Setup of run A:
// ELA
module ELA(clk, rst, ready, in_data, data_rd, req, wen, addr, data_wr, done);
Size in the first run: ~2800 cells after synthesis, about 2100 flip-flops, roughly 43 I/O pins.
clock: 4.6 ns
lec_check: 0
cap_margin: 20
core_margin: 2
core_utilization: 72
place_density_lb_addon: 0.0
setup_slack_margin: 1.34
slew_margin: 20
run.sh (not shown) runs the stock make flow with config.mk's settings and CLKGATE_MAP_FILE=.
Run A did not run to completion, as it errored out during 5_1_grt.
Setup changes, run A to run B
# run A
export LEC_CHECK = 0
export CAP_MARGIN = 20
export CORE_MARGIN = 2
export CORE_UTILIZATION = 72
export PLACE_DENSITY_LB_ADDON = 0.0
export SETUP_SLACK_MARGIN = 1.34
export SLEW_MARGIN = 20
create_clock -name core_clock -period 4.6 [get_ports {clk}]
# run B
export LEC_CHECK = 0
export CAP_MARGIN = 20
export CORE_MARGIN = 2
export CORE_UTILIZATION = 51
export SLEW_MARGIN = 20
create_clock -name core_clock -period 7.2 [get_ports {clk}]
### Flow results
- Although it ran to completion, run B produced a layout that fails the final checks because of setup timing.
- Worst setup slack before clock tree synthesis on run B is up relative to run A.
- Area inside the core boundary (lower): run A
- Status: chip area from the yosys synthesis statistics parity (run A, run B)
- As far as combined area of all synthesized cells is concerned, run A and run B perform about the same.
Input-level comparison between run C and run B:
# run B
export LEC_CHECK = 0
export CAP_MARGIN = 20
export CORE_MARGIN = 2
export CORE_UTILIZATION = 51
export SLEW_MARGIN = 20
create_clock -name core_clock -period 7.2 [get_ports {clk}]
# run C
export LEC_CHECK = 0
export CAP_MARGIN = 20
export CORE_MARGIN = 2
export CORE_UTILIZATION = 72
export PLACE_DENSITY_LB_ADDON = 0.0
export SETUP_SLACK_MARGIN = 1.18
export SLEW_MARGIN = 20
create_clock -name core_clock -period 4.61 [get_ports {clk}]
Notes after the runs:
- FAIL run C @ 5_1_grt: tool exited with error
- Cell row count (run C over run B): decrease, 21
- Run C against run B: post-placement cell count went down about 8%, die size went down 29%.
#### Input delta (run D over run C)
# run C
export LEC_CHECK = 0
export CAP_MARGIN = 20
export CORE_MARGIN = 2
export CORE_UTILIZATION = 72
export PLACE_DENSITY_LB_ADDON = 0.0
export SETUP_SLACK_MARGIN = 1.18
export SLEW_MARGIN = 20
create_clock -name core_clock -period 4.61 [get_ports {clk}]
# run D
export LEC_CHECK = 0
export CAP_MARGIN = 20
export CORE_MARGIN = 2
export CORE_UTILIZATION = 40
export SLEW_MARGIN = 20
create_clock -name core_clock -period 8.28 [get_ports {clk}]
Results
FAIL: run C; every other run in run D and run C is clean
Flow for run C halted at 5_1_grt, error code DPL-0033.
Per the comparison of run D with run C, area share of fa/ha/maj cells after synthesis has remained practically unchanged; die outline area climbed 79%; chip height now larger.
Relative to run C, initial standard-cell utilization of the core has decreased by 32 points in run D.
Taking run D over run C, the placement row count ratio works out to 1.3.
Run C -> run D: post-synthesis cell count flat

========
ELA again, from the RTL that the note above started with.
==> flow/config.mk <==
export PLATFORM = sky130hd
export DESIGN_NAME = ELA
export DESIGN_NICKNAME = ELA
export VERILOG_FILES = /design/flow/design.v
export SDC_FILE = /design/flow/constraint.sdc
export NUM_CORES = 4
export LEC_CHECK = 0
export CAP_MARGIN = 20
export CORE_MARGIN = 2
export CORE_UTILIZATION = 65
export CTS_CLUSTER_SIZE = 41
export PLACE_DENSITY_LB_ADDON = 0.0
export SETUP_SLACK_MARGIN = 1.34
export SLEW_MARGIN = 20
==> flow/constraint.sdc <==
create_clock -name core_clock -period 4.6 [get_ports {clk}]
set_input_delay 0.9200 -clock core_clock [delete_from_list [all_inputs] [get_ports {clk}]]
set_output_delay 0.9200 -clock core_clock [all_outputs]
set_load 0.01 [all_outputs]
The first run ran to the end with violations: setup timing.
==> next run, changes <==
Settings changed: CORE_UTILIZATION 65 to 70, CTS_CLUSTER_SIZE 41 to 17, PLACE_DENSITY_LB_ADDON 0.0 to not set, SETUP_SLACK_MARGIN 1.34 to 1.37.
Clock period 4.6 ns to 4.61 ns, I/O delays scaled along.
This time the run failed in 5_1_grt (GRT-0232).
Die size came out lower by about 7%.
Synthesized cell count stays the same.
Area after synthesis stays the same.
==> next run, changes <==
Settings changed: CORE_UTILIZATION 70 to 72, CTS_CLUSTER_SIZE 17 to not set, PLACE_DENSITY_LB_ADDON set to 0.0, SETUP_SLACK_MARGIN 1.37 to not set.
Clock period 4.61 ns to 7.22 ns, I/O delays scaled along.
Effect: With this change the flow finished but fails on setup timing. Area after synthesis is unchanged. Die area drops by a few percent. Synthesized cell count does not change.
==> next run, changes <==
Settings changed: CORE_UTILIZATION 72 to 52, PLACE_DENSITY_LB_ADDON 0.0 to not set.
Clock period 7.22 ns to 8.28 ns, I/O delays scaled along.
Effect:
- This time the run completed with no timing, DRC or antenna violations
- total power fell by 12%
- clock power fell by 12%
- wire length came out lower by 31%
- worst setup slack is better by 1100 ps
- global-route usage is lower by 14 points
- cell count rose by 10%
- via count decreases by 9.8%
- area after synthesis stays the same
- count of clock-buffer cells in the layout is unchanged
- register-to-register slack gets better by 1200 ps
Power is estimated from default activity; no workload was simulated.
